## decode
module decode(
	clk		,
	rst_n		,
	data_in	,
	data_out	
	);
	input clk;
	input rst_n;
	input [1:0] data_in;	 
	output reg data_out;
	wire [1:0] dis_00,dis_01,dis_10,dis_11;
	wire [31:0] add_1,add_2,add_3,add_4,add_5,add_6,add_7,add_8;
	reg [9:0]	path_s0,path_s1,path_s2,path_s3;   
	reg [31:0]	dis_s0,dis_s1,dis_s2,dis_s3;
	reg [19:0]count_clear;
	assign dis_00=data_in[1]+data_in[0];
	assign dis_01=data_in[1]+(data_in[0]^1'b1);
	assign dis_10=(data_in[1]^1'b1)+data_in[0];
	assign dis_11=(data_in[1]^1'b1)+(data_in[0]^1'b1);
	always @(posedge clk or negedge rst_n)
		if (rst_n==1'b0)
			count_clear<=20'b0;
		else if (count_clear>=20'd50000)
			count_clear<=20'b0;
		else
			count_clear<=count_clear+1'b1;
	assign add_1=dis_00+dis_s0;  
	assign add_2=dis_11+dis_s2;
	always @(posedge clk or negedge rst_n)
	begin
		if (rst_n==1'b0) 
			begin
				path_s0=10'b0;
				dis_s0=32'b0;
			end
		else if (count_clear==20'd50000)
			begin
				path_s0=10'b0;
				dis_s0=32'b0;
			end
		else if (add_1<=add_2)
			begin
				path_s0<={path_s0[8:0],1'b0};
				dis_s0<=add_1;
			end
		else 
			begin
				path_s0<={path_s2[8:0],1'b0};
				dis_s0<=add_2;
			end
	end
	assign add_3=dis_11+dis_s0;
	assign add_4=dis_00+dis_s2;
	always @(posedge clk or negedge rst_n)
	begin
		if (rst_n==1'b0) 
			begin
				path_s1=10'b0;
				dis_s1=32'b0;
			end
		else if (count_clear==20'd50000)
			begin
				path_s1=10'b0;
				dis_s1=32'b0;
			end
		else if (add_3<=add_4)
			begin
				path_s1<={path_s0[8:0],1'b1};
				dis_s1<=add_3;
			end
		else 
			begin
				path_s1<={path_s2[8:0],1'b1};
				dis_s1<=add_4;
			end
	end
	assign add_5=dis_01+dis_s1;
	assign add_6=dis_10+dis_s3;
	always @(posedge clk or negedge rst_n)
	begin
		if (rst_n==1'b0)
			begin
				path_s2=10'b0;
				dis_s2=32'b0;
			end
		else if (count_clear==20'd50000)
			begin
				path_s2=10'b0;
				dis_s2=32'b0;
			end
		else if (add_5<=add_6)
			begin
				path_s2<={path_s1[8:0],1'b0};
				dis_s2<=add_5;
			end
		else 
			begin
				path_s2<={path_s3[8:0],1'b0};
				dis_s2<=add_6;
			end
	end
	assign add_7=dis_10+dis_s1;
	assign add_8=dis_01+dis_s3;
	always @(posedge clk or negedge rst_n)
  ...
make LEC_CHECK=0 CAP_MARGIN=35 CELL_PAD_IN_SITES_GLOBAL_PLACEMENT=1 CORE_MARGIN=3 CORE_UTILIZATION=40 CTS_CLUSTER_DIAMETER=195 CTS_CLUSTER_SIZE=28 HOLD_SLACK_MARGIN=0.18 SETUP_SLACK_MARGIN=0.89 SLEW_MARGIN=15 finish   # period 6.0 ns
run.sh (not shown) runs the stock make flow with config.mk's settings and CLKGATE_MAP_FILE=.
Rerun with:
CAP_MARGIN = 20   (was 35)
CELL_PAD_IN_SITES_GLOBAL_PLACEMENT = not set   (was 1)
CORE_MARGIN = 2   (was 3)
CORE_UTILIZATION = 30   (was 40)
CTS_CLUSTER_DIAMETER = 272   (was 195)
CTS_CLUSTER_SIZE = 98   (was 28)
HOLD_SLACK_MARGIN = not set   (was 0.18)
PLACE_DENSITY = 0.6   (was not set)
SETUP_SLACK_MARGIN = not set   (was 0.89)
SLEW_MARGIN = 20   (was 15)
What happened:
- via count went down by 3.2%
- hold slack hardly moves
- die area is higher by about 30%
- utilization went down by 14 points
- clock-buffer cell count went up by 1
- flip-flop count is unchanged
- global-route usage is lower by 9.7 points
- design area came out lower by 5.5%
Rerun with:
CORE_ASPECT_RATIO = 0.87   (was not set)
CORE_MARGIN = 9   (was 2)
CORE_UTILIZATION = 61   (was 30)
CTS_CLUSTER_DIAMETER = 397   (was 272)
PLACE_DENSITY = 0.39   (was 0.6)
SETUP_SLACK_MARGIN = -0.14   (was not set)
SLEW_MARGIN = 40   (was 20)
TNS_END_PERCENT = 25   (was not set)
After rerunning:
- design area goes down by 3.4%
- area after synthesis stays the same
- utilization goes up by 34 points
- die area goes down by 42%
Rerun with:
CORE_ASPECT_RATIO = not set   (was 0.87)
CORE_MARGIN = 2   (was 9)
CORE_UTILIZATION = 59   (was 61)
PLACE_DENSITY = 0.6   (was 0.39)
SETUP_SLACK_MARGIN = not set   (was -0.14)
SLEW_MARGIN = 20   (was 40)
TNS_END_PERCENT = not set   (was 25)
Effect: The new run finished with timing, DRC and antenna clean; count of clock-buffer cells in the layout is unchanged; die area came out lower by 11%; maximum frequency grows by 1.1%; cell area goes up by 1.3%; cell count increases by 2.0%; synthesized area is unchanged; global-route usage went up by 5.4 points.
